**flow/design.v**
```verilog
module ex2_1 (
	      input 		 clk, rst, validi,
	      input [31:0] 	 data_in,
	      output logic 	 valido, 
	      output logic [31:0] data_out
	      );
   enum 			 {S0, S1, S2} state, next;
   logic [31:0]  		 a1, a2, a3;
   logic [31:0]			 counter;
   always_ff @(posedge clk or posedge rst) begin
      if (rst) begin
	 data_out <= 32'b0;
	 valido <= 1'b0;
	 state = S0;
	 counter = 0;
	 a1 = 0;
	 a2 = 0;
	 a3 = 0;
      end
      else begin
	 case (state)
	   S0: begin
	      if (validi) 
		  	begin
		  		a1 = data_in;
		  		a2 += data_in;
		  		a3 *= data_in;
		  		data_out <= a2;
		 		if(counter > 2 && (counter % 3 == 0)) 
					begin
	 	 				valido <= 1'b1;
		 			end
		 		next = S1;
		 		counter += 1;
		  	end
		  else 
		  	begin
		 		next = S0;
		 		counter = 0;
				valido <= 1'b0;
	      	end
	   end
	   S1: begin
	      if (validi) 
		  	begin
		 		a1 *= data_in;
		 		a2 = data_in;
		 		a3 += data_in;
		 		data_out <= a3;
		 		if(counter > 2 && (counter % 3 == 1)) 
					begin
	 	 				valido <= 1'b1;
		 			end
		 		next = S2;
		 		counter += 1;
			end	      
		  else 
		  	begin
				next = S0;
				counter = 0;
				valido <= 1'b0;
		  	end
	   end
	   S2: begin
	      if (validi) 
		  	begin
		 		a1 += data_in;
		 		a2 *= data_in;
		 		a3 = data_in;
		 		data_out <= a1;
		 		if(counter % 3 == 2) 
					begin
		 				valido <= 1'b1;
		  			end
	      		next = S0;
		  		counter += 1;
			end
		  else 
		  	begin
				next = S0;
		 		counter = 0;
				valido <= 1'b0;
			end
	   end
	 endcase
	 state = next;
      end
   end
endmodule
```
**flow/run.sh**
```bash
#!/bin/bash
# the make line also repeats each setting of config.mk as NAME=value (left out here)
make -C /OpenROAD-flow-scripts/flow DESIGN_CONFIG=/design/flow/config.mk WORK_HOME=/design/flow/orfs CLKGATE_MAP_FILE= finish
```
**flow/config.mk**
```make
export PLATFORM = sky130hd
export DESIGN_NAME = ex2_1
export DESIGN_NICKNAME = ex2_1
export VERILOG_FILES = /design/flow/design.v
export SDC_FILE = /design/flow/constraint.sdc
export NUM_CORES = 4
export LEC_CHECK = 0
export CAP_MARGIN = 20
export CORE_MARGIN = 2
export CORE_UTILIZATION = 72
export CTS_CLUSTER_DIAMETER = 374
export CTS_CLUSTER_SIZE = 100
export SLEW_MARGIN = 20
export TNS_END_PERCENT = 15
```
**flow/constraint.sdc**
```tcl
create_clock -name core_clock -period 7.05 [get_ports {clk}]
set_input_delay 1.4100 -clock core_clock [delete_from_list [all_inputs] [get_ports {clk}]]
set_output_delay 1.4100 -clock core_clock [all_outputs]
set_load 0.01 [all_outputs]
```
==> impl_metrics.json, run 1 <==
{
  "leading_area_contributor_after_synthesis": "sky130_fd_sc_hd__fa_1",
  "synth-adder-area-share_pct": 50.5,
  "floorplan.initialDensity_pct": 72.5,
  "check-failures": "setup timing",
  "clkLatencyLatePin_ns": 0.52,
  "fin_cells": 8875,
  "holdCritPathClass": "reg2reg",
  "netlist_area_mm2": 0.0604,
  "crit_path_start": "data_in[5]",
  "cp_max_fo": 17,
  "ys_seq_share_pct": 6.82,
  "met3_track_demand_over_resource_pct": 14.8,
  "synth_flops": 165,
  "synth.net_count": 8998,
  "cts_max_level": 4,
  "detail-route-antenna-nets": 0,
  "cts_hold_buf": 0,
  "run_status": "finished with violations",
  "wl_per_cell_um": 24.2,
  "timing.hold.worst_endpoint": "data_out[24]$_DFFE_PP0P_",
  "fp-row-count": 106,
  "crit_reg_reg_startpoint": "a2[6]$_DFFE_PP0P_",
  "globalplace.congestion": 1.00,
  "firstDrtPassIters": 9,
  "global_route.usage.total_pct": 48.7,
  "synth.cellmix.simpleShare_pct": 16.8,
  "reg2regPathDepth": 36,
  "reg2reg_setup_slack_ns": -1.61,
  "drt_wl_total_um": 214000,
  "hold_path_depth": 1,
  "synth.top_cells.by_area": "sky130_fd_sc_hd__fa_1 41%, sky130_fd_sc_hd__ha_1 9.8%, sky130_fd_sc_hd__inv_1 9.7%, sky130_fd_sc_hd__nand2_1 9.0%, sky130_fd_sc_hd__dfrtp_1 6.8%",
  "maxSlewViolCount": 0,
  "layout_worst_path_cycle_share_pct": 130,
  "tightestPinTransition_ns": 1.16,
  "area_growth_pct": 16.7,
  "yosysWarningCount": 1,
  "die.size.y_um": 294,
  "place_hpwl_um": 160000,
  "ys_sh_mux_pct": 0.205,
  "critPathCapture": "a2[31]$_DFFE_PP0P_",
  "routed_via_count_divided_by_cell_count": 6.20,
  "number_of_buffers_created_by_cts": 17,
  "grtUsageMet1_pct": 61.6,
  "yosysTopAreaCellShare_pct": 40.7,
  "distinct_cell_type_count_after_synthesis": 102,
  "grt_setup_unrepaired": "true",
  "yosys_stat_chip_area_mm2": 0.0604,
  "syn_avg_cell_area_um2": 8.31,
  "finish.net_count": 9506,
  "design.portCount": 68,
  "clock_input_transition_at_the_sequential_cells_of_the_worst_setup_and_hold_paths_ns": 0.07,
  "cp_top_family": "adder cells",
  "start_kind": "input pin",
  "timing_worst_setup_path_type": "in2reg",
  "cp_slowest_cell": "sky130_fd_sc_hd__fa_1",
  "horizontal_die_size_um": 294,
  "number_of_global_route_vias_before_repair": 57400,
  "drcViolationCount": 0,
  "worst_hold_slack_ns": 0.477,
  "die_area_mm2": 0.0862,
  "final_critical_path_setup_slack_ns": -2.14,
  "crit_path_max_incr_delay_ns": 0.62,
  "crit_buf_inv": 8,
  "placement.cell_area_mm2": 0.0670,
  "ys_cells": 7265,
  "antenna_found_initial": 15,
  "ys_sh_xor_pct": 5.08,
  "layout.cell_area.non_filler_mm2": 0.0705,
  "synth.comb.largest_family": "adder cells",
  "hold_viol_final": 0,
  "post_synth_inst_count": 7265,
  "clock_sinks": 165,
  "yosysMostFrequentCell": "sky130_fd_sc_hd__inv_1",
  "clk_root_buffer_cell": "sky130_fd_sc_hd__clkbuf_16",
  "dominantRegCellSynth": "sky130_fd_sc_hd__dfrtp_1",
  "rr_endpoint": "a2[31]$_DFFE_PP0P_",
  "worstPathArrival_ns": 9.59,
  "crit_path_time_final_ns": 9.19,
  "hold_path_startpoint": "data_out[24]$_DFFE_PP0P_",
  "clockBufferDepth": 2,
  "globalRoute.busiestLayer": "met2",
  "crit_required_ns": 7.45,
  "dr.first_iter.drc_count": 6275,
  "numPortBuffers": 67,
  "max_freq_mhz": 109,
  "synth-async-reset-ratio_pct": 98.8,
  "wire_length_of_the_first_global_routing_pass_um": 317000,
  "clock-skew-final_ns": 0.0183,
  "synth-edff-count": 0,
  "maxCapViolCount": 0,
  "num_vias": 55000,
  "placed_cells_incl_taps": 8721,
  "groute.layer.met2.usage_pct": 73.5,
  "setup-violations-final": 52,
  "log_warnings": 41,
  "cp-end-kind": "register",
  "grt_overflow_total": 0,
  "grt_start_max_net_pins": 125,
  "timing.critical_path.depth": 36,
  "tritoncts_clock_tree": "yes",
  "area_share_of_and_or_or_and_cells_after_synthesis_pct": 8.10,
  "synthTopCellsByCount": "1567 x sky130_fd_sc_hd__inv_1, 1451 x sky130_fd_sc_hd__nand2_1, 1227 x sky130_fd_sc_hd__fa_1",
  "timing.max_slew.rel_slack_pct": 22.6,
  "placeableCoreArea_mm2": 0.0833
}
per-layer routing:
metal,vias up,routed length [um]
met5,-,101
met4,14,19400
li1,22700,-
met1,26700,72300
met3,1379,30800
met2,4205,91900
layout make-up:
type | instances | area (um^2)
clock inverter | 12 | 116
tap | 1080 | 1350
sequential | 165 | 4120
antenna | 9 | 22.5
clock buffer | 20 | 457
inverter | 1567 | 5890
timing repair buffer | 925 | 8180
fill | 4663 | 12800
multi-input combinational | 5097 | 50300
repair_timing:
| item | CTS | global route |
|---|---|---|
| buffers inserted | 55 | 52 |
| endpoints found under the setup margin | 57 | 63 |
| endpoints found under the hold margin | 0 | 0 |
| pin swaps | 142 | 163 |
| cloned | 0 | 6 |
| gates resized | 240 | 210 |
metrics by stage:
stage / utilization [%] / worst slack, ns / setup TNS, ns
floorplan: - / -1.85 / -49.38
global placement: 80.4 / -2.42 / -89.99
detailed placement: 80.4 / -2.68 / -98.40
CTS: 82.7 / -1.66 / -43.64
global route: 84.6 / -2.36 / -71.07
finish: 84.6 / -2.14 / -57.06
==> run 2, diff against run 1 <==
CAP_MARGIN = 10   (was 20)
CELL_PAD_IN_SITES_DETAIL_PLACEMENT = 2   (was not set)
CELL_PAD_IN_SITES_GLOBAL_PLACEMENT = 2   (was not set)
CORE_MARGIN = 9   (was 2)
CORE_UTILIZATION = 17   (was 72)
CTS_CLUSTER_DIAMETER = 77   (was 374)
CTS_CLUSTER_SIZE = 25   (was 100)
GPL_ROUTABILITY_DRIVEN = 0   (was not set)
GPL_TIMING_DRIVEN = 1   (was not set)
MIN_ROUTING_LAYER = met2   (was not set)
PLACE_DENSITY_LB_ADDON = 0.15   (was not set)
TNS_END_PERCENT = 85   (was 15)
clock period = 8.27 ns   (was 7.05 ns; I/O delays follow)
==> impl_metrics.json, run 2 <==
{
  "fillCellCount": 40500,
  "timing_worst_setup_path_type": "in2reg",
  "grt_start_max_net_pins": 90,
  "reg2regPathDepth": 37,
  "synth.net_count": 8998,
  "tns_ns": -13.75,
  "post_synth_inst_count": 7265,
  "placeableCoreArea_mm2": 0.353,
  "clock_input_transition_at_the_sequential_cells_of_the_worst_setup_and_hold_paths_ns": 0.08,
  "yosysWarningCount": 1,
  "hold_viol_final": 0,
  "leading_area_contributor_after_synthesis": "sky130_fd_sc_hd__fa_1",
  "synth-async-reset-ratio_pct": 98.8,
  "syn_avg_cell_area_um2": 8.31,
  "num_vias": 70600,
  "cts_max_level": 4,
  "yosysTopAreaCellShare_pct": 40.7,
  "cp_max_fo": 6,
  "cts_hold_buf": 0,
  "number_of_global_route_vias_before_repair": 90900,
  "ys_cells": 7265,
  "synth.comb.largest_family": "adder cells",
  "cell_repeated_most_along_the_worst_path": "sky130_fd_sc_hd__o21ai_2",
  "place_hpwl_um": 250000,
  "antenna_found_initial": 7,
  "synthTopCellsByCount": "1567 x sky130_fd_sc_hd__inv_1, 1451 x sky130_fd_sc_hd__nand2_1, 1227 x sky130_fd_sc_hd__fa_1",
  "area_share_of_and_or_or_and_cells_after_synthesis_pct": 8.10,
  "rr_endpoint": "valido$_DFFE_PP0P_",
  "cp_top_family": "adder cells",
  "worstPathArrival_ns": 9.67,
  "setup-violations-final": 29,
  "cp-end-kind": "register",
  "detail-route-antenna-nets": 0,
  "wire_length_of_the_first_global_routing_pass_um": 449000,
  "cp_slowest_cell": "sky130_fd_sc_hd__fa_1",
  "placement.cell_area_mm2": 0.0724,
  "grt_setup_unrepaired": "true",
  "check-failures": "setup timing",
  "clock_sinks": 165,
  "hold_path_startpoint": "data_out[15]$_DFFE_PP0P_",
  "crit_required_ns": 8.73,
  "ys_seq_share_pct": 6.82,
  "layout.cell_area.non_filler_mm2": 0.0772,
  "yosys_stat_chip_area_mm2": 0.0604,
  "distinct_cell_type_count_after_synthesis": 102,
  "global_route.usage.total_pct": 24.8,
  "maxCapViolCount": 0,
  "place_ws_ns": -2.39,
  "wl_per_cell_um": 24.7,
  "run_status": "finished with violations",
  "crit_path_start": "data_in[2]",
  "routed_via_count_divided_by_cell_count": 5.57,
  "log_warnings": 37,
  "final_critical_path_setup_slack_ns": -0.933,
  "fp-row-count": 218,
  "finish.net_count": 9641,
  "clock-skew-final_ns": 0.0514,
  "critPathCapture": "a1[31]$_DFFE_PP0P_",
  "timing.hold.worst_endpoint": "data_out[15]$_DFFE_PP0P_",
  "clockBufferDepth": 3,
  "crit_buf_inv": 9,
  "maxSlewViolCount": 0,
  "design.portCount": 68,
  "horizontal_die_size_um": 614,
  "start_kind": "input pin",
  "die.size.y_um": 614,
  "area_growth_pct": 27.8,
  "crit_reg_reg_startpoint": "counter[28]$_DFFE_PP0N_",
  "netlist_area_mm2": 0.0604,
  "timing.critical_path.depth": 43,
  "synth.cellmix.simpleShare_pct": 16.8,
  "dr.first_iter.drc_count": 6367,
  "grt_overflow_total": 0,
  "clk_root_buffer_cell": "sky130_fd_sc_hd__clkbuf_16",
  "ys_sh_xor_pct": 5.08,
  "floorplan.initialDensity_pct": 17.1,
  "reg2reg_setup_slack_ns": -0.53,
  "hold_path_depth": 2,
  "synth.top_cells.by_area": "sky130_fd_sc_hd__fa_1 41%, sky130_fd_sc_hd__ha_1 9.8%, sky130_fd_sc_hd__inv_1 9.7%, sky130_fd_sc_hd__nand2_1 9.0%, sky130_fd_sc_hd__dfrtp_1 6.8%",
  "tightestPinTransition_ns": 1.05,
  "max_freq_mhz": 109,
  "firstDrtPassIters": 6,
  "ys_sh_mux_pct": 0.205,
  "drcViolationCount": 0,
  "number_of_buffers_created_by_cts": 25,
  "timing.max_slew.rel_slack_pct": 29.7,
  "die_area_mm2": 0.377,
  "layout_worst_path_cycle_share_pct": 111,
  "crit_path_max_incr_delay_ns": 0.54,
  "crit_path_time_final_ns": 9.20,
  "holdCritPathClass": "reg2reg",
  "synth-edff-count": 0,
  "tritoncts_clock_tree": "yes",
  "drt_wl_total_um": 313000,
  "numPortBuffers": 67,
  "synth_flops": 165,
  "dominantRegCellSynth": "sky130_fd_sc_hd__dfrtp_1",
  "clkLatencyLatePin_ns": 0.63,
  "yosysMostFrequentCell": "sky130_fd_sc_hd__inv_1",
  "synth-adder-area-share_pct": 50.5
}
==> run 2: layout make-up <==
class                      instances  area [um^2]  area share (%)
multi-input combinational       5097        50800            65.8
timing repair buffer            1052         9590            12.4
tap                             4730         5920            7.67
inverter                        1567         5900            7.65
sequential                       165         4120            5.34
clock buffer                      28          667           0.864
antenna                           44          110           0.143
clock inverter                     5         53.8          0.0697
==> run 2: per-stage QoR <==
| step | instances | util (%) | hold WS (ns) |
|---|---|---|---|
| 6_report | 12700 | 21.8 | 0.493 |
| 5_1_grt | 12700 | 21.8 | 0.514 |
| 3_3_place_gp | 12500 | 20.5 | 0.460 |
| 4_1_cts | 12600 | 21.4 | 0.499 |
| 3_5_place_dp | 12500 | 20.5 | 0.472 |
| 2_1_floorplan | 7265 | - | 0.437 |
==> run 2: repair_timing <==
action,in CTS,in global routing
endpoints found under the setup margin,48,51
pin swaps,192,154
buffers inserted,100,60
gates cloned,7,0
resized,359,215
==> run 2: per-layer routing <==
layer,vias up,GRT usage (%),part of all wire [%]
met5,-,8.66,1.4
met4,82,1.73,2.8
met3,741,36.4,45
met2,21300,28.7,51
met1,25600,-,0
li1,22900,-,-
==> run 3, diff against run 2 <==
ABC_AREA = 0   (was not set)
CAP_MARGIN = 20   (was 10)
CELL_PAD_IN_SITES_DETAIL_PLACEMENT = not set   (was 2)
CELL_PAD_IN_SITES_GLOBAL_PLACEMENT = not set   (was 2)
CORE_MARGIN = 2   (was 9)
CORE_UTILIZATION = 72   (was 17)
CTS_CLUSTER_DIAMETER = 400   (was 77)
CTS_CLUSTER_SIZE = 96   (was 25)
GPL_ROUTABILITY_DRIVEN = not set   (was 0)
GPL_TIMING_DRIVEN = not set   (was 1)
MIN_ROUTING_LAYER = not set   (was met2)
PLACE_DENSITY = 0.39   (was not set)
PLACE_DENSITY_LB_ADDON = not set   (was 0.15)
SETUP_SLACK_MARGIN = 1.21   (was not set)
TNS_END_PERCENT = not set   (was 85)
clock period = 6.03 ns   (was 8.27 ns; I/O delays follow)
==> impl_metrics.json, run 3 <==
{
  "placed_cells_incl_taps": 8860,
  "cts_max_level": 4,
  "ys_sh_mux_pct": 0.205,
  "die_area_mm2": 0.0862,
  "syn_avg_cell_area_um2": 8.31,
  "numPortBuffers": 67,
  "ys_cells": 7265,
  "area_share_of_and_or_or_and_cells_after_synthesis_pct": 8.10,
  "synth.cellmix.simpleShare_pct": 16.8,
  "fp-row-count": 106,
  "yosysTopAreaCellShare_pct": 40.7,
  "horizontal_die_size_um": 294,
  "clockBufferDepth": 2,
  "synth_flops": 165,
  "number_of_buffers_created_by_cts": 17,
  "clk_root_buffer_cell": "sky130_fd_sc_hd__clkbuf_16",
  "yosys_stat_chip_area_mm2": 0.0604,
  "post_synth_inst_count": 7265,
  "synth.comb.largest_family": "adder cells",
  "yosysMostFrequentCell": "sky130_fd_sc_hd__inv_1",
  "globalplace.congestion": 1.01,
  "placeableCoreArea_mm2": 0.0833,
  "floorplan.initialDensity_pct": 72.5,
  "ys_sh_xor_pct": 5.08,
  "synth.top_cells.by_area": "sky130_fd_sc_hd__fa_1 41%, sky130_fd_sc_hd__ha_1 9.8%, sky130_fd_sc_hd__inv_1 9.7%, sky130_fd_sc_hd__nand2_1 9.0%, sky130_fd_sc_hd__dfrtp_1 6.8%",
  "synth-edff-count": 0,
  "place_hpwl_um": 163000,
  "ys_seq_share_pct": 6.82,
  "haltStage": "global routing",
  "dominantRegCellSynth": "sky130_fd_sc_hd__dfrtp_1",
  "leading_area_contributor_after_synthesis": "sky130_fd_sc_hd__fa_1",
  "synthTopCellsByCount": "1567 x sky130_fd_sc_hd__inv_1, 1451 x sky130_fd_sc_hd__nand2_1, 1227 x sky130_fd_sc_hd__fa_1",
  "synth-adder-area-share_pct": 50.5,
  "die.size.y_um": 294,
  "run_status": "stopped before the end",
  "clock_sinks": 165,
  "distinct_cell_type_count_after_synthesis": 102,
  "yosysWarningCount": 1,
  "design.portCount": 68,
  "synth-async-reset-ratio_pct": 98.8,
  "synth.net_count": 8998,
  "netlist_area_mm2": 0.0604
}
## run 3: what timing repair did
item                       in CTS
gates resized                 532
cloned                          7
setup buffers                 218
hold buffers                    0
pin swaps                     352
setup endpoints to repair      98
## run 3: metrics by stage
stage	setup slack (ns)	instance area, um^2
3_5_place_dp	-3.67	68600
2_1_floorplan	-2.66	61400
4_1_cts	-2.60	73400
3_3_place_gp	-3.42	68600
==> run 4, diff against run 3 <==
ABC_AREA = not set   (was 0)
CORE_UTILIZATION = 13   (was 72)
CTS_CLUSTER_DIAMETER = not set   (was 400)
CTS_CLUSTER_SIZE = not set   (was 96)
PLACE_DENSITY = not set   (was 0.39)
SETUP_SLACK_MARGIN = not set   (was 1.21)
clock period = 12.9 ns   (was 6.03 ns; I/O delays follow)
==> impl_metrics.json, run 4 <==
{
  "run_status": "no timing/DRC/antenna violations",
  "routed.top_layer": "met5",
  "max_freq_mhz": 84.6,
  "tightestPinTransition_ns": 1.14,
  "yosys_stat_chip_area_mm2": 0.0604,
  "dominantRegCellSynth": "sky130_fd_sc_hd__dfrtp_1",
  "crit_reg_reg_startpoint": "a1[5]$_DFFE_PP0P_",
  "design.portCount": 68,
  "number_of_buffers_created_by_cts": 17,
  "crit_path_max_incr_delay_ns": 0.56,
  "m1WireLength_um": 85100,
  "synth.net_count": 8998,
  "cp_top_family": "AND-OR/OR-AND gates",
  "routed_via_count_divided_by_cell_count": 3.64,
  "post_cts_resize_count": 0,
  "hold_path_depth": 2,
  "clkLatencyLatePin_ns": 0.57,
  "grt_start_max_net_pins": 104,
  "synth_flops": 165,
  "layout_worst_path_cycle_share_pct": 91.6,
  "number_of_global_route_vias_before_repair": 50200,
  "synth-edff-count": 0,
  "leading_area_contributor_after_synthesis": "sky130_fd_sc_hd__fa_1",
  "clockBufferDepth": 2,
  "netlist_area_mm2": 0.0604,
  "maxSlewViolCount": 0,
  "numPortBuffers": 67,
  "distinct_cell_type_count_after_synthesis": 102,
  "log_warnings": 35,
  "synth.cellmix.simpleShare_pct": 16.8,
  "timing.hold.worst_endpoint": "state[1]$_DFF_PP0_",
  "cp_slowest_cell": "sky130_fd_sc_hd__fa_1",
  "cell_repeated_most_along_the_worst_path": "sky130_fd_sc_hd__o21ai_0",
  "synth-async-reset-ratio_pct": 98.8,
  "yosysWarningCount": 1,
  "yosysTopAreaCellShare_pct": 40.7,
  "globalplace.congestion": 0.887,
  "final_critical_path_setup_slack_ns": 1.09,
  "finish.net_count": 8761,
  "synthTopCellsByCount": "1567 x sky130_fd_sc_hd__inv_1, 1451 x sky130_fd_sc_hd__nand2_1, 1227 x sky130_fd_sc_hd__fa_1",
  "syn_avg_cell_area_um2": 8.31,
  "ys_sh_xor_pct": 5.08,
  "holdCritPathClass": "reg2reg",
  "critPathCapture": "a1[31]$_DFFE_PP0P_",
  "floorplan.initialDensity_pct": 13.0,
  "place_hpwl_um": 156000,
  "route.met3.wl_um": 18500,
  "drt_wl_total_um": 205000,
  "synth-adder-area-share_pct": 50.5,
  "grt_setup_unrepaired": "false",
  "reg2reg_setup_slack_ns": 2.40,
  "timing.critical_path.depth": 39,
  "yosysMostFrequentCell": "sky130_fd_sc_hd__inv_1",
  "cp-end-kind": "register",
  "area_share_of_and_or_or_and_cells_after_synthesis_pct": 8.10,
  "detail-route-antenna-nets": 0,
  "global_route.usage.total_pct": 8.82,
  "placeableCoreArea_mm2": 0.463,
  "cts_hold_buf": 0,
  "cts_max_level": 4,
  "fp-row-count": 250,
  "reg2regPathDepth": 38,
  "hold_path_startpoint": "next[1]$_DFF_P_",
  "tritoncts_clock_tree": "yes",
  "worstPathArrival_ns": 12.22,
  "timing_worst_setup_path_type": "in2reg",
  "cp_max_fo": 17,
  "rr_endpoint": "a1[31]$_DFFE_PP0P_",
  "place_ws_ns": 0.705,
  "grt_overflow_total": 0,
  "dr.first_iter.drc_count": 4130,
  "wl_per_cell_um": 15.5,
  "horizontal_die_size_um": 685,
  "post_synth_inst_count": 7265,
  "die_area_mm2": 0.470,
  "timing.max_slew.rel_slack_pct": 24.0,
  "die.size.y_um": 685,
  "crit_path_time_final_ns": 11.81,
  "antenna_found_initial": 28,
  "ys_cells": 7265,
  "firstDrtPassIters": 6,
  "synth.top_cells.by_area": "sky130_fd_sc_hd__fa_1 41%, sky130_fd_sc_hd__ha_1 9.8%, sky130_fd_sc_hd__inv_1 9.7%, sky130_fd_sc_hd__nand2_1 9.0%, sky130_fd_sc_hd__dfrtp_1 6.8%",
  "cts.repair_timing.setup_buffer_count": 0,
  "ys_sh_mux_pct": 0.205,
  "num_vias": 48100,
  "met2_length_um": 93900,
  "clock_sinks": 165,
  "clk_root_buffer_cell": "sky130_fd_sc_hd__clkbuf_16",
  "wire_length_of_the_first_global_routing_pass_um": 317000,
  "hold_viol_final": 0,
  "ys_seq_share_pct": 6.82,
  "tns_ns": 0,
  "setup-violations-final": 0,
  "area_growth_pct": 13.5,
  "crit_buf_inv": 5,
  "maxCapViolCount": 0,
  "clock_input_transition_at_the_sequential_cells_of_the_worst_setup_and_hold_paths_ns": 0.08,
  "crit_required_ns": 13.31,
  "drcViolationCount": 0,
  "crit_path_start": "data_in[3]",
  "clock-skew-final_ns": 0.0362,
  "synth.comb.largest_family": "adder cells",
  "start_kind": "input pin"
}
==> run 4: metal layers <==
layer,vias to the layer above,GRT usage (%)
met4,16,2.93
met3,330,1.82
met2,2062,14.4
li1,21200,-
met5,-,0
met1,24500,11.6
==> run 4: cell type report <==
| cell class | instances | area, um^2 |
|---|---|---|
| Sequential cell | 165 | 4130 |
| Clock inverter | 12 | 96.3 |
| Clock buffer | 20 | 447 |
| Fill cell | 52700 | 394000 |
| Timing Repair Buffer | 180 | 1450 |
| Antenna cell | 10 | 25.0 |
| Tap cell | 6174 | 7720 |
| Inverter | 1567 | 5890 |
| Multi-Input combinational cell | 5097 | 48800 |
==> run 4: per-stage QoR <==
| step | cell area (um^2) | std cells | utilization (%) | hold WS, ns |
|---|---|---|---|---|
| floorplan | 60400 | 7265 | - | 0.437 |
| global placement | 67900 | 13200 | 14.7 | 0.454 |
| detailed placement | 67900 | 13200 | 14.7 | 0.462 |
| CTS | 68500 | 13200 | 14.8 | 0.482 |
| global route | 68500 | 13200 | 14.8 | 0.502 |
| finish | 68500 | 13200 | 14.8 | 0.480 |
==> run 5, diff against run 4 <==
CAP_MARGIN = 15   (was 20)
CELL_PAD_IN_SITES_GLOBAL_PLACEMENT = 0   (was not set)
CORE_UTILIZATION = 72   (was 13)
CTS_CLUSTER_DIAMETER = 77   (was not set)
HOLD_SLACK_MARGIN = -0.05   (was not set)
MIN_ROUTING_LAYER = met1   (was not set)
TNS_END_PERCENT = 85   (was not set)
clock period = 9.11 ns   (was 12.9 ns; I/O delays follow)
==> impl_metrics.json, run 5 <==
{
  "numPortBuffers": 67,
  "fin_cells": 8569,
  "yosysWarningCount": 1,
  "ys_sh_xor_pct": 5.08,
  "routed_via_count_divided_by_cell_count": 6.18,
  "crit_required_ns": 9.51,
  "detail-route-antenna-nets": 0,
  "clock-skew-final_ns": 0.0156,
  "layout_worst_path_cycle_share_pct": 105,
  "clk_root_buffer_cell": "sky130_fd_sc_hd__clkbuf_16",
  "crit_buf_inv": 8,
  "start_kind": "input pin",
  "antenna_found_initial": 10,
  "final_critical_path_setup_slack_ns": -0.438,
  "horizontal_die_size_um": 294,
  "cts_hold_buf": 0,
  "cp_slowest_cell": "sky130_fd_sc_hd__fa_1",
  "synth-edff-count": 0,
  "worstPathArrival_ns": 9.95,
  "netlist_area_mm2": 0.0604,
  "tightestPinTransition_ns": 1.08,
  "synth-async-reset-ratio_pct": 98.8,
  "crit_path_max_incr_delay_ns": 0.58,
  "crit_reg_reg_startpoint": "a1[5]$_DFFE_PP0P_",
  "grt_overflow_total": 0,
  "setup-violations-final": 13,
  "number_of_global_route_vias_before_repair": 54800,
  "hold_viol_final": 0,
  "synth.top_cells.by_area": "sky130_fd_sc_hd__fa_1 41%, sky130_fd_sc_hd__ha_1 9.8%, sky130_fd_sc_hd__inv_1 9.7%, sky130_fd_sc_hd__nand2_1 9.0%, sky130_fd_sc_hd__dfrtp_1 6.8%",
  "global_route.usage.total_pct": 48.3,
  "placeableCoreArea_mm2": 0.0833,
  "utilization_after_layout_pct": 80.9,
  "timing_worst_setup_path_type": "in2reg",
  "yosys_stat_chip_area_mm2": 0.0604,
  "drcViolationCount": 0,
  "dr.first_iter.drc_count": 5787,
  "ys_sh_mux_pct": 0.205,
  "fp-row-count": 106,
  "reg2reg_setup_slack_ns": 0.18,
  "maxCapViolCount": 0,
  "yosysTopAreaCellShare_pct": 40.7,
  "globalplace.congestion": 0.983,
  "grt_start_max_net_pins": 201,
  "synth-adder-area-share_pct": 50.5,
  "die_area_mm2": 0.0862,
  "synthTopCellsByCount": "1567 x sky130_fd_sc_hd__inv_1, 1451 x sky130_fd_sc_hd__nand2_1, 1227 x sky130_fd_sc_hd__fa_1",
  "cp_top_family": "adder cells",
  "floorplan.initialDensity_pct": 72.5,
  "area_growth_pct": 11.7,
  "clkLatencyLatePin_ns": 0.52,
  "number_of_buffers_created_by_cts": 17,
  "critPathCapture": "a2[31]$_DFFE_PP0P_",
  "rr_endpoint": "a1[31]$_DFFE_PP0P_",
  "clock_input_transition_at_the_sequential_cells_of_the_worst_setup_and_hold_paths_ns": 0.07,
  "syn_avg_cell_area_um2": 8.31,
  "placed_cells_incl_taps": 8379,
  "crit_path_start": "data_in[4]",
  "leading_area_contributor_after_synthesis": "sky130_fd_sc_hd__fa_1",
  "log_warnings": 40,
  "grt_setup_unrepaired": "true",
  "yosysMostFrequentCell": "sky130_fd_sc_hd__inv_1",
  "synth.cellmix.simpleShare_pct": 16.8,
  "design.portCount": 68,
  "post_synth_inst_count": 7265,
  "num_vias": 53000,
  "cp_max_fo": 6,
  "synth_flops": 165,
  "reg2regPathDepth": 38,
  "check-failures": "setup timing",
  "dominantRegCellSynth": "sky130_fd_sc_hd__dfrtp_1",
  "firstDrtPassIters": 6,
  "synth.comb.largest_family": "adder cells",
  "max_freq_mhz": 105,
  "drt_wl_total_um": 205000,
  "timing.critical_path.depth": 38,
  "ys_seq_share_pct": 6.82,
  "cts_max_level": 4,
  "place_hpwl_um": 155000,
  "wire_length_of_the_first_global_routing_pass_um": 313000,
  "timing.hold.worst_endpoint": "data_out[16]$_DFFE_PP0P_",
  "distinct_cell_type_count_after_synthesis": 102,
  "cp-end-kind": "register",
  "holdCritPathClass": "reg2reg",
  "run_status": "finished with violations",
  "clock_sinks": 165,
  "crit_path_time_final_ns": 9.55,
  "finish.net_count": 9206,
  "synth.net_count": 8998,
  "tritoncts_clock_tree": "yes",
  "maxSlewViolCount": 0,
  "area_share_of_and_or_or_and_cells_after_synthesis_pct": 8.10,
  "wl_per_cell_um": 23.9,
  "die.size.y_um": 294,
  "hold_path_depth": 1,
  "hold_path_startpoint": "data_out[16]$_DFFE_PP0P_",
  "timing.max_slew.rel_slack_pct": 27.6,
  "clockBufferDepth": 2,
  "ys_cells": 7265
}
run 5: final cells by class:
type | instances | area (um^2)
clock buffers | 19 | 433
multi-input cells | 5098 | 49900
repair buffers | 624 | 5540
fillers | 5441 | 15900
inverters | 1567 | 5890
clock inverters | 13 | 145
diodes | 3 | 7.51
flip-flops and latches | 165 | 4130
well taps | 1080 | 1350
run 5: timing repair:
| action | in CTS | in global routing |
|---|---|---|
| endpoints found under the setup margin | 19 | 31 |
| resized | 89 | 245 |
| buffers inserted | 92 | 69 |
| pin swaps | 90 | 187 |
| gates cloned | 3 | 1 |
run 5: through the flow:
stage	hold WS (ns)	setup WS (ns)	area [um^2]	TNS, ns
global placement	0.460	-0.840	64300	-12.79
finish	0.481	-0.438	67400	-2.58
global route	0.489	-0.737	67400	-8.69
CTS	0.485	-0.193	66000	-1.02
floorplan	0.437	-0.201	60700	-0.841
detailed placement	0.465	-1.04	64300	-18.12
run 5: per-layer routing:
| layer | wire length [um] | global-route usage, % | vias up |
|---|---|---|---|
| li1 | - | - | 22100 |
| met4 | 15900 | 29.5 | 16 |
| met3 | 27600 | 13.8 | 1079 |
| met5 | 96 | 0 | - |
| met2 | 89300 | 72.5 | 3678 |
| met1 | 71700 | 62.6 | 26100 |
==> run 6, diff against run 5 <==
CELL_PAD_IN_SITES_GLOBAL_PLACEMENT = not set   (was 0)
CTS_CLUSTER_DIAMETER = not set   (was 77)
HOLD_SLACK_MARGIN = -0.09   (was -0.05)
MAX_ROUTING_LAYER = met4   (was not set)
MIN_ROUTING_LAYER = not set   (was met1)
SETUP_SLACK_MARGIN = -0.59   (was not set)
TNS_END_PERCENT = not set   (was 85)
clock period = 7.69 ns   (was 9.11 ns; I/O delays follow)
==> impl_metrics.json, run 6 <==
{
  "run_status": "finished with violations",
  "check-failures": "setup timing",
  "worstPathArrival_ns": 9.72,
  "netlist_area_mm2": 0.0604,
  "die_area_mm2": 0.0862,
  "synth-edff-count": 0,
  "leading_area_contributor_after_synthesis": "sky130_fd_sc_hd__fa_1",
  "cp_top_family": "adder cells",
  "synth-async-reset-ratio_pct": 98.8,
  "globalplace.congestion": 1.04,
  "ys_seq_share_pct": 6.82,
  "drcViolationCount": 0,
  "crit_buf_inv": 8,
  "yosysWarningCount": 1,
  "tightestPinTransition_ns": 1.08,
  "clock_input_transition_at_the_sequential_cells_of_the_worst_setup_and_hold_paths_ns": 0.08,
  "global_route.usage.total_pct": 50.9,
  "place_hpwl_um": 160000,
  "log_warnings": 44,
  "cts_hold_buf": 0,
  "fillCellCount": 4850,
  "holdCritPathClass": "reg2reg",
  "floorplan.initialDensity_pct": 72.5,
  "reg2regPathDepth": 36,
  "hold_path_depth": 1,
  "ys_sh_xor_pct": 5.08,
  "number_of_buffers_created_by_cts": 17,
  "maxSlewViolCount": 0,
  "cp-end-kind": "register",
  "antenna_found_initial": 11,
  "grt_start_max_net_pins": 150,
  "dominantRegCellSynth": "sky130_fd_sc_hd__dfrtp_1",
  "route.met3.wl_um": 30900,
  "critPathCapture": "a1[31]$_DFFE_PP0P_",
  "timing_worst_setup_path_type": "in2reg",
  "wire_length_of_the_first_global_routing_pass_um": 320000,
  "synth.comb.largest_family": "adder cells",
  "finish.net_count": 9466,
  "synth-adder-area-share_pct": 50.5,
  "area_growth_pct": 16.5,
  "timing.max_slew.rel_slack_pct": 28.0,
  "layout_worst_path_cycle_share_pct": 121,
  "synthTopCellsByCount": "1567 x sky130_fd_sc_hd__inv_1, 1451 x sky130_fd_sc_hd__nand2_1, 1227 x sky130_fd_sc_hd__fa_1",
  "drt_wl_total_um": 217000,
  "routed.top_layer": "met4",
  "grt_overflow_total": 0,
  "yosysTopAreaCellShare_pct": 40.7,
  "firstDrtPassIters": 7,
  "wl_per_cell_um": 24.5,
  "start_kind": "input pin",
  "ys_cells": 7265,
  "crit_required_ns": 8.07,
  "numPortBuffers": 67,
  "rr_endpoint": "a1[31]$_DFFE_PP0P_",
  "met2_length_um": 94100,
  "worst_hold_slack_ns": 0.480,
  "crit_path_max_incr_delay_ns": 0.58,
  "crit_path_time_final_ns": 9.34,
  "yosys_stat_chip_area_mm2": 0.0604,
  "detail-route-antenna-nets": 0,
  "synth_flops": 165,
  "synth.top_cells.by_area": "sky130_fd_sc_hd__fa_1 41%, sky130_fd_sc_hd__ha_1 9.8%, sky130_fd_sc_hd__inv_1 9.7%, sky130_fd_sc_hd__nand2_1 9.0%, sky130_fd_sc_hd__dfrtp_1 6.8%",
  "num_vias": 55100,
  "setup-violations-final": 48,
  "die.size.y_um": 294,
  "synth.cellmix.simpleShare_pct": 16.8,
  "clockBufferDepth": 2,
  "synth.net_count": 8998,
  "clock_sinks": 165,
  "post_synth_inst_count": 7265,
  "hold_viol_final": 0,
  "dr.first_iter.drc_count": 6376,
  "clk_root_buffer_cell": "sky130_fd_sc_hd__clkbuf_16",
  "timing.critical_path.depth": 42,
  "clock-skew-final_ns": 0.0148,
  "timing.hold.worst_endpoint": "data_out[4]$_DFFE_PP0P_",
  "fp-row-count": 106,
  "cp_max_fo": 4,
  "final_critical_path_setup_slack_ns": -1.65,
  "cts_max_level": 4,
  "ys_sh_mux_pct": 0.205,
  "register_area_mm2": 0.00412,
  "crit_reg_reg_startpoint": "a1[6]$_DFFE_PP0P_",
  "placeableCoreArea_mm2": 0.0833,
  "syn_avg_cell_area_um2": 8.31,
  "reg2reg_setup_slack_ns": -1.12,
  "design.portCount": 68,
  "utilization_after_layout_pct": 84.5,
  "m1WireLength_um": 72900,
  "cp_slowest_cell": "sky130_fd_sc_hd__fa_2",
  "tritoncts_clock_tree": "yes",
  "hold_path_startpoint": "data_out[4]$_DFFE_PP0P_",
  "max_freq_mhz": 107,
  "maxCapViolCount": 0,
  "distinct_cell_type_count_after_synthesis": 102,
  "grt_setup_unrepaired": "true",
  "mi_logic_area_mm2": 0.0506,
  "area_share_of_and_or_or_and_cells_after_synthesis_pct": 8.10,
  "horizontal_die_size_um": 294,
  "number_of_global_route_vias_before_repair": 56900,
  "cell_repeated_most_along_the_worst_path": "sky130_fd_sc_hd__o21ai_2",
  "routed_via_count_divided_by_cell_count": 6.23,
  "crit_path_start": "data_in[4]",
  "clkLatencyLatePin_ns": 0.52,
  "yosysMostFrequentCell": "sky130_fd_sc_hd__inv_1"
}
==> run 6: repair_timing <==
item | 4_1_cts | 5_1_grt
pin swaps | 212 | 254
resized | 285 | 218
setup buffers | 110 | 70
cloned | 5 | 1
endpoints found under the hold margin | 0 | 0
setup endpoints to repair | 31 | 41
==> run 6: routing by layer <==
metal,global-route usage [%],up-vias
met1,62.9,26700
met3,14.5,1429
met2,74.1,4252
met4,31.6,0
met5,-,-
li1,-,22700
==> run 6: area by class of cell <==
| cell class | instances | share of cell area (%) |
|---|---|---|
| diodes | 14 | 0.0498 |
| clock buffers | 18 | 0.624 |
| clock inverters | 14 | 0.233 |
| inverters | 1567 | 8.38 |
| multi-input cells | 5097 | 72.0 |
| flip-flops and latches | 165 | 5.86 |
| well taps | 1080 | 1.92 |
| repair buffers | 885 | 10.9 |
==> run 6: through the flow <==
step                setup slack [ns]  setup TNS [ns]  cell area (um^2)  cells
floorplan                      -1.34          -24.21             60800   7265
global placement               -2.20          -62.08             66300   8656
detailed placement             -2.45          -73.25             66300   8656
CTS                            -1.14          -24.75             69000   8780
global route                   -1.91          -49.96             70300   8836
finish                         -1.65          -39.58             70400   8840
==> run 7, diff against run 6 <==
ABC_AREA = 1   (was not set)
CAP_MARGIN = 30   (was 15)
CELL_PAD_IN_SITES_DETAIL_PLACEMENT = 2   (was not set)
CORE_UTILIZATION = 19   (was 72)
CTS_CLUSTER_DIAMETER = 90   (was not set)
CTS_CLUSTER_SIZE = 12   (was not set)
GPL_ROUTABILITY_DRIVEN = 1   (was not set)
GPL_TIMING_DRIVEN = 0   (was not set)
HOLD_SLACK_MARGIN = not set   (was -0.09)
MAX_ROUTING_LAYER = met5   (was met4)
MIN_ROUTING_LAYER = met2   (was not set)
PLACE_DENSITY_LB_ADDON = 0.14   (was not set)
SETUP_SLACK_MARGIN = not set   (was -0.59)
TNS_END_PERCENT = 35   (was not set)
clock period = 10.0 ns   (was 7.69 ns; I/O delays follow)
==> impl_metrics.json, run 7 <==
{
  "dr.first_iter.drc_count": 11500,
  "netlist_area_mm2": 0.0600,
  "ys_cells": 7874,
  "hold_path_depth": 2,
  "numPortBuffers": 66,
  "start_kind": "input pin",
  "place_hpwl_um": 324000,
  "check-failures": "setup timing",
  "reg2reg_setup_slack_ns": 0.19,
  "crit_path_cell_trace": "clkdlybuf4s50_1 -> buf_8 -> buf_4 -> nand2_1 -> fa_1 -> fa_1 -> fa_1 -> inv_1 -> fa_1 -> inv_1 -> fa_1 -> fa_1 -> fa_1 -> fa_1 -> xnor2_4 -> xor2_1 -> xnor2_1 -> xor2_2 -> xnor2_2 -> xor2_4 -> o22ai_4 -> a21oi_2 -> nor2_1",
  "crit_reg_reg_startpoint": "a2[7]$_DFFE_PP0P_",
  "syn_avg_cell_area_um2": 7.62,
  "clock_sinks": 165,
  "fp-row-count": 206,
  "dominantRegCellSynth": "sky130_fd_sc_hd__dfrtp_1",
  "timing.max_slew.rel_slack_pct": 19.3,
  "wl_per_cell_um": 32.2,
  "floorplan.initialDensity_pct": 19.1,
  "cp_slowest_cell": "sky130_fd_sc_hd__clkdlybuf4s50_1",
  "timing.hold.worst_endpoint": "state[0]$_DFF_PP0_",
  "synth.top_cells.by_area": "sky130_fd_sc_hd__fa_1 41%, sky130_fd_sc_hd__nand2_1 13%, sky130_fd_sc_hd__inv_1 13%, sky130_fd_sc_hd__ha_1 9.8%, sky130_fd_sc_hd__dfrtp_1 6.8%",
  "leading_area_contributor_after_synthesis": "sky130_fd_sc_hd__fa_1",
  "crit_path_time_final_ns": 10.25,
  "crit_buf_inv": 5,
  "post_synth_inst_count": 7874,
  "register_area_mm2": 0.00412,
  "drt_wl_total_um": 404000,
  "reg2regPathDepth": 47,
  "cp_top_family": "adder cells",
  "yosysMostFrequentCell": "sky130_fd_sc_hd__nand2_1",
  "crit_required_ns": 10.47,
  "timing.critical_path.depth": 23,
  "routed_via_count_divided_by_cell_count": 6.18,
  "design.portCount": 68,
  "rr_endpoint": "a2[31]$_DFFE_PP0P_",
  "yosys_stat_chip_area_mm2": 0.0600,
  "fin_cells": 12500,
  "holdCritPathClass": "reg2reg",
  "global_route.usage.total_pct": 38.0,
  "finish.net_count": 9933,
  "ys_sh_xor_pct": 3.11,
  "maxSlewViolCount": 0,
  "cp-end-kind": "register",
  "clock-skew-final_ns": 0.0285,
  "timing_worst_setup_path_type": "in2reg",
  "synth_flops": 165,
  "worstPathArrival_ns": 10.72,
  "antenna_found_initial": 9,
  "clockBufferDepth": 2,
  "fillCellCount": 36600,
  "synth.cellmix.simpleShare_pct": 16.6,
  "placeableCoreArea_mm2": 0.314,
  "wire_length_of_the_first_global_routing_pass_um": 541000,
  "cts_max_level": 4,
  "log_warnings": 35,
  "synth-edff-count": 0,
  "detail-route-antenna-nets": 0,
  "num_vias": 77400,
  "max_freq_mhz": 97.6,
  "yosysTopAreaCellShare_pct": 41.0,
  "tightestPinTransition_ns": 1.21,
  "clk_root_buffer_cell": "sky130_fd_sc_hd__clkbuf_16",
  "cp_max_fo": 14,
  "setup-violations-final": 1,
  "number_of_buffers_created_by_cts": 17,
  "ys_sh_mux_pct": 0,
  "grt_start_max_net_pins": 74,
  "run_status": "finished with violations",
  "drcViolationCount": 0,
  "firstDrtPassIters": 13,
  "area_share_of_and_or_or_and_cells_after_synthesis_pct": 6.98,
  "synth-adder-area-share_pct": 50.8,
  "hold_path_startpoint": "next[2]$_DFF_P_",
  "synthTopCellsByCount": "2075 x sky130_fd_sc_hd__nand2_1, 2035 x sky130_fd_sc_hd__inv_1, 1227 x sky130_fd_sc_hd__fa_1",
  "crit_path_max_incr_delay_ns": 0.82,
  "ys_seq_share_pct": 6.87,
  "distinct_cell_type_count_after_synthesis": 55,
  "horizontal_die_size_um": 566,
  "maxCapViolCount": 0,
  "placed_cells_incl_taps": 12200,
  "crit_path_start": "data_in[26]",
  "synth.comb.largest_family": "adder cells",
  "clock_input_transition_at_the_sequential_cells_of_the_worst_setup_and_hold_paths_ns": 0.10,
  "synth.net_count": 9607,
  "grt_overflow_total": 0,
  "hold_viol_final": 0,
  "yosysWarningCount": 1,
  "mi_logic_area_mm2": 0.0478,
  "cell_repeated_most_along_the_worst_path": "sky130_fd_sc_hd__fa_1",
  "synth-async-reset-ratio_pct": 98.8,
  "tritoncts_clock_tree": "yes",
  "final_critical_path_setup_slack_ns": -0.246,
  "layout_worst_path_cycle_share_pct": 102,
  "die_area_mm2": 0.320,
  "die.size.y_um": 566,
  "grt_setup_unrepaired": "true",
  "critPathCapture": "a2[31]$_DFFE_PP0P_",
  "area_growth_pct": 21.0,
  "globalplace.congestion": 1.04,
  "clkLatencyLatePin_ns": 0.57,
  "worst_hold_slack_ns": 0.491,
  "number_of_global_route_vias_before_repair": 92700
}
==> run 7: area by class of cell <==
type / count / share of cell area [%]
multi-input combinational: 5207 / 65.8
tap: 4160 / 7.17
inverter: 2098 / 10.9
timing repair buffer: 325 / 5.70
buffer: 386 / 3.44
clock inverter: 14 / 0.212
clock buffer: 17 / 0.586
sequential: 165 / 5.68
antenna: 144 / 0.497
==> run 7: per-layer routing <==
metal	global-route usage [%]	vias to the layer above	share of wire, %
met3	50.8	2415	42
met2	41.8	25000	47
met4	9.74	219	8.7
li1	-	23500	-
met5	29.8	-	2.7
met1	-	26200	0
==> run 7: repair_timing <==
item                       CTS  global route
cloned                       1             1
buffers inserted            33            73
pin swaps                   23           138
hold buffers                 0             0
resized                    356           363
setup endpoints to repair   64            23
hold endpoints to repair     0             0
==> run 7: per-stage QoR <==
| stage | instance area [um^2] | setup slack, ns | TNS (ns) | util (%) |
|---|---|---|---|---|
| floorplan | 60000 | 0.360 | 0 | - |
| global placement | 65800 | -7.11 | -482.66 | 20.9 |
| detailed placement | 68100 | -4.59 | -144.97 | 21.7 |
| CTS | 70200 | -0.123 | -0.123 | 22.3 |
| global route | 72200 | -0.264 | -0.679 | 23.0 |
| finish | 72600 | -0.246 | -0.246 | 23.1 |
==> run 8, diff against run 7 <==
ABC_AREA = not set   (was 1)
CAP_MARGIN = 20   (was 30)
CELL_PAD_IN_SITES_DETAIL_PLACEMENT = not set   (was 2)
CORE_UTILIZATION = 72   (was 19)
CTS_CLUSTER_DIAMETER = not set   (was 90)
CTS_CLUSTER_SIZE = 97   (was 12)
GPL_ROUTABILITY_DRIVEN = not set   (was 1)
GPL_TIMING_DRIVEN = not set   (was 0)
MAX_ROUTING_LAYER = not set   (was met5)
MIN_ROUTING_LAYER = not set   (was met2)
PLACE_DENSITY_LB_ADDON = not set   (was 0.14)
TNS_END_PERCENT = not set   (was 35)
clock period = 9.86 ns   (was 10.0 ns; I/O delays follow)
==> impl_metrics.json, run 8 <==
{
  "ys_sh_mux_pct": 0.205,
  "num_vias": 50600,
  "tightestPinTransition_ns": 1.13,
  "synth.top_cells.by_area": "sky130_fd_sc_hd__fa_1 41%, sky130_fd_sc_hd__ha_1 9.8%, sky130_fd_sc_hd__inv_1 9.7%, sky130_fd_sc_hd__nand2_1 9.0%, sky130_fd_sc_hd__dfrtp_1 6.8%",
  "cp_top_family": "adder cells",
  "netlist_area_mm2": 0.0604,
  "area_growth_pct": 6.99,
  "firstDrtPassIters": 7,
  "mi_logic_area_mm2": 0.0491,
  "number_of_buffers_created_by_cts": 17,
  "yosys_stat_chip_area_mm2": 0.0604,
  "layout.cell_area.non_filler_mm2": 0.0646,
  "synthTopCellsByCount": "1567 x sky130_fd_sc_hd__inv_1, 1451 x sky130_fd_sc_hd__nand2_1, 1227 x sky130_fd_sc_hd__fa_1",
  "critPathCapture": "a2[31]$_DFFE_PP0P_",
  "met3_track_demand_over_resource_pct": 12.8,
  "finish.net_count": 8979,
  "setup-violations-final": 0,
  "grt_start_max_net_pins": 112,
  "distinct_cell_type_count_after_synthesis": 102,
  "crit_path_max_incr_delay_ns": 0.56,
  "wire_length_of_the_first_global_routing_pass_um": 300000,
  "clock_sinks": 165,
  "horizontal_die_size_um": 294,
  "numPortBuffers": 67,
  "timing_worst_setup_path_type": "in2reg",
  "clkLatencyLatePin_ns": 0.49,
  "run_status": "no timing/DRC/antenna violations",
  "hold_path_startpoint": "data_out[4]$_DFFE_PP0P_",
  "yosysWarningCount": 1,
  "place_hpwl_um": 148000,
  "maxSlewViolCount": 0,
  "global_route.usage.total_pct": 46.1,
  "crit_path_start": "data_in[4]",
  "antenna_found_initial": 18,
  "routed_via_count_divided_by_cell_count": 6.07,
  "final_critical_path_setup_slack_ns": 0.290,
  "syn_avg_cell_area_um2": 8.31,
  "grt_overflow_total": 0,
  "hold_path_depth": 1,
  "grtUsageMet1_pct": 60.8,
  "area_share_of_and_or_or_and_cells_after_synthesis_pct": 8.10,
  "synth.cellmix.simpleShare_pct": 16.8,
  "max_freq_mhz": 104,
  "layout_worst_path_cycle_share_pct": 97.1,
  "post_synth_inst_count": 7265,
  "floorplan.initialDensity_pct": 72.5,
  "crit_path_time_final_ns": 9.57,
  "fp-row-count": 106,
  "dominantRegCellSynth": "sky130_fd_sc_hd__dfrtp_1",
  "globalplace.congestion": 0.972,
  "worst_hold_slack_ns": 0.481,
  "detail-route-antenna-nets": 0,
  "synth-async-reset-ratio_pct": 98.8,
  "leading_area_contributor_after_synthesis": "sky130_fd_sc_hd__fa_1",
  "synth.comb.largest_family": "adder cells",
  "reg2regPathDepth": 38,
  "synth.net_count": 8998,
  "ys_cells": 7265,
  "start_kind": "input pin",
  "ys_sh_xor_pct": 5.08,
  "dr.first_iter.drc_count": 5260,
  "yosysTopAreaCellShare_pct": 40.7,
  "wl_per_cell_um": 22.9,
  "tritoncts_clock_tree": "yes",
  "clockBufferDepth": 2,
  "clock-skew-final_ns": 0.0108,
  "ys_seq_share_pct": 6.82,
  "register_area_mm2": 0.00412,
  "die_area_mm2": 0.0862,
  "synth-edff-count": 0,
  "synth-adder-area-share_pct": 50.5,
  "clk_root_buffer_cell": "sky130_fd_sc_hd__clkbuf_16",
  "cp_slowest_cell": "sky130_fd_sc_hd__fa_1",
  "timing.hold.worst_endpoint": "data_out[4]$_DFFE_PP0P_",
  "fillCellCount": 6003,
  "clock_input_transition_at_the_sequential_cells_of_the_worst_setup_and_hold_paths_ns": 0.08,
  "utilization_after_layout_pct": 77.5,
  "rr_endpoint": "a1[31]$_DFFE_PP0P_",
  "cp-end-kind": "register",
  "crit_required_ns": 10.23,
  "hold_viol_final": 0,
  "drcViolationCount": 0,
  "synth_flops": 165,
  "placeableCoreArea_mm2": 0.0833,
  "crit_buf_inv": 6,
  "holdCritPathClass": "reg2reg",
  "log_warnings": 40,
  "maxCapViolCount": 0,
  "timing.critical_path.depth": 38,
  "yosysMostFrequentCell": "sky130_fd_sc_hd__inv_1",
  "groute.layer.met2.usage_pct": 70.1,
  "timing.max_slew.rel_slack_pct": 24.9,
  "cts_max_level": 4,
  "globalRoute.busiestLayer": "met2",
  "placement.cell_area_mm2": 0.0633,
  "design.portCount": 68,
  "reg2reg_setup_slack_ns": 0.78,
  "drt_wl_total_um": 191000,
  "crit_reg_reg_startpoint": "a1[5]$_DFFE_PP0P_",
  "cp_max_fo": 12,
  "place_ws_ns": -0.745,
  "number_of_global_route_vias_before_repair": 52800,
  "die.size.y_um": 294,
  "grt_setup_unrepaired": "true",
  "worstPathArrival_ns": 9.94
}
[run 8: timing repair]
item	4_1_cts	5_1_grt
resized	12	121
setup buffers	0	20
hold buffers	0	0
gates cloned	0	2
pin swaps	0	77
endpoints found under the setup margin	9	19
[run 8: layout make-up]
type	count	area share, %
Multi-Input combinational cell	5097	76.1
Inverter	1567	9.11
Sequential cell	165	6.38
Timing Repair Buffer	398	5.40
Tap cell	1080	2.09
Clock buffer	18	0.664
Clock inverter	14	0.263
Antenna cell	6	0.0232
[run 8: per-layer routing]
layer	up-vias	part of all wire, %	wire [um]
li1	21700	-	-
met3	791	13	25000
met1	25000	36	69400
met4	20	6.6	12500
met2	3147	44	83700
met5	-	0.10	191
[run 8: stage by stage]
stage / instances / setup TNS (ns)
finish: 8345 / 0
global route: 8339 / -0.257
CTS: 8317 / -0.00648
detailed placement: 8285 / -8.46
global placement: 8285 / -5.40
floorplan: 7265 / -0.0195
==> run 9, diff against run 8 <==
ABC_AREA = 1   (was not set)
CAP_MARGIN = 15   (was 20)
CORE_UTILIZATION = 71   (was 72)
CTS_CLUSTER_DIAMETER = 333   (was not set)
CTS_CLUSTER_SIZE = not set   (was 97)
HOLD_SLACK_MARGIN = -0.09   (was not set)
SETUP_SLACK_MARGIN = 0.99   (was not set)
clock period = 7.69 ns   (was 9.86 ns; I/O delays follow)
==> impl_metrics.json, run 9 <==
{
  "run_status": "finished with violations",
  "check-failures": "setup timing",
  "detail-route-antenna-nets": 0,
  "ys_cells": 7874,
  "design.portCount": 68,
  "synth.net_count": 9607,
  "crit_buf_inv": 7,
  "cts_hold_buf": 0,
  "dr.first_iter.drc_count": 7896,
  "hold_viol_final": 0,
  "ys_sh_mux_pct": 0,
  "synth.top_cells.by_area": "sky130_fd_sc_hd__fa_1 41%, sky130_fd_sc_hd__nand2_1 13%, sky130_fd_sc_hd__inv_1 13%, sky130_fd_sc_hd__ha_1 9.8%, sky130_fd_sc_hd__dfrtp_1 6.8%",
  "numPortBuffers": 67,
  "synth.cellmix.simpleShare_pct": 16.6,
  "place_hpwl_um": 161000,
  "tns_ns": -38.19,
  "ys_seq_share_pct": 6.87,
  "yosysTopAreaCellShare_pct": 41.0,
  "area_share_of_and_or_or_and_cells_after_synthesis_pct": 6.98,
  "placeableCoreArea_mm2": 0.0837,
  "wire_length_of_the_first_global_routing_pass_um": 332000,
  "cp_top_family": "adder cells",
  "ys_sh_xor_pct": 3.11,
  "num_vias": 58900,
  "clkLatencyLatePin_ns": 0.53,
  "leading_area_contributor_after_synthesis": "sky130_fd_sc_hd__fa_1",
  "timing_worst_setup_path_type": "in2reg",
  "route.met3.wl_um": 38300,
  "die_area_mm2": 0.0868,
  "synth-edff-count": 0,
  "grt_overflow_total": 0,
  "post_synth_inst_count": 7874,
  "rr_endpoint": "valido$_DFFE_PP0P_",
  "antenna_found_initial": 16,
  "synth-async-reset-ratio_pct": 98.8,
  "finish.net_count": 10200,
  "horizontal_die_size_um": 295,
  "cp-end-kind": "register",
  "syn_avg_cell_area_um2": 7.62,
  "timing.hold.worst_endpoint": "state[0]$_DFF_PP0_",
  "grt_start_max_net_pins": 102,
  "fillCellCount": 4514,
  "crit_path_start": "data_in[3]",
  "synth.comb.largest_family": "adder cells",
  "grt_setup_unrepaired": "true",
  "drcViolationCount": 0,
  "global_route.usage.total_pct": 51.1,
  "wl_per_cell_um": 24.0,
  "clockBufferDepth": 2,
  "critPathCapture": "a1[31]$_DFFE_PP0P_",
  "number_of_global_route_vias_before_repair": 60100,
  "clock_sinks": 165,
  "final_critical_path_setup_slack_ns": -1.77,
  "holdCritPathClass": "reg2reg",
  "dominantRegCellSynth": "sky130_fd_sc_hd__dfrtp_1",
  "crit_reg_reg_startpoint": "counter[30]$_DFFE_PP0N_",
  "hold_path_depth": 2,
  "fin_cells": 9595,
  "tightestPinTransition_ns": 1.21,
  "synthTopCellsByCount": "2075 x sky130_fd_sc_hd__nand2_1, 2035 x sky130_fd_sc_hd__inv_1, 1227 x sky130_fd_sc_hd__fa_1",
  "max_freq_mhz": 106,
  "synth_flops": 165,
  "timing.critical_path.depth": 41,
  "cts_max_level": 4,
  "die.size.y_um": 295,
  "hold_path_startpoint": "next[2]$_DFF_P_",
  "worstPathArrival_ns": 9.83,
  "reg2reg_setup_slack_ns": -1.38,
  "firstDrtPassIters": 17,
  "drt_wl_total_um": 230000,
  "netlist_area_mm2": 0.0600,
  "start_kind": "input pin",
  "area_growth_pct": 20.9,
  "timing.max_slew.rel_slack_pct": 18.4,
  "tritoncts_clock_tree": "yes",
  "reg2regPathDepth": 75,
  "log_warnings": 41,
  "m1WireLength_um": 71900,
  "crit_path_time_final_ns": 9.46,
  "maxSlewViolCount": 0,
  "cp_slowest_cell": "sky130_fd_sc_hd__fa_1",
  "floorplan.initialDensity_pct": 71.7,
  "yosysMostFrequentCell": "sky130_fd_sc_hd__nand2_1",
  "yosys_stat_chip_area_mm2": 0.0600,
  "clk_root_buffer_cell": "sky130_fd_sc_hd__clkbuf_16",
  "routed_via_count_divided_by_cell_count": 6.13,
  "fp-row-count": 106,
  "crit_required_ns": 8.06,
  "placed_cells_incl_taps": 9304,
  "setup-violations-final": 46,
  "clock-skew-final_ns": 0.0237,
  "yosysWarningCount": 1,
  "synth-adder-area-share_pct": 50.8,
  "met2_length_um": 95300,
  "globalplace.congestion": 1.02,
  "crit_path_max_incr_delay_ns": 0.86,
  "routed.top_layer": "met5",
  "maxCapViolCount": 0,
  "cp_max_fo": 8,
  "number_of_buffers_created_by_cts": 17,
  "distinct_cell_type_count_after_synthesis": 55,
  "layout_worst_path_cycle_share_pct": 123,
  "clock_input_transition_at_the_sequential_cells_of_the_worst_setup_and_hold_paths_ns": 0.09
}
-- run 9: final cells by class --
| type | instances | area (um^2) | share of cell area (%) |
|---|---|---|---|
| multi-input combinational | 5207 | 49500 | 68.4 |
| sequential | 165 | 4120 | 5.68 |
| inverter | 2098 | 7900 | 10.9 |
| clock inverter | 15 | 183 | 0.252 |
| timing repair buffer | 949 | 8860 | 12.2 |
| tap | 1134 | 1420 | 1.96 |
| clock buffer | 17 | 425 | 0.587 |
| antenna | 10 | 25.0 | 0.0345 |
-- run 9: per-layer routing --
layer	GRT usage [%]	vias to the layer above
li1	-	24000
met1	61.0	28000
met4	37.7	26
met3	20.3	1837
met5	0	-
met2	74.8	5065
-- run 9: what timing repair did --
action | 4_1_cts | 5_1_grt
hold endpoints to repair | 0 | 0
endpoints found under the setup margin | 69 | 73
setup buffers | 159 | 84
gates resized | 457 | 436
gates cloned | 5 | 1
pin swaps | 282 | 347
-- run 9: stage by stage --
step | utilization, % | setup WS, ns | cell area, um^2 | hold slack (ns)
floorplan | - | -0.721 | 60700 | 0.441
global placement | 79.1 | -1.32 | 66200 | 0.462
detailed placement | 79.1 | -1.42 | 66200 | 0.464
CTS | 83.6 | -0.929 | 70000 | 0.471
global route | 86.6 | -2.11 | 72500 | 0.494
finish | 86.6 | -1.77 | 72500 | 0.474
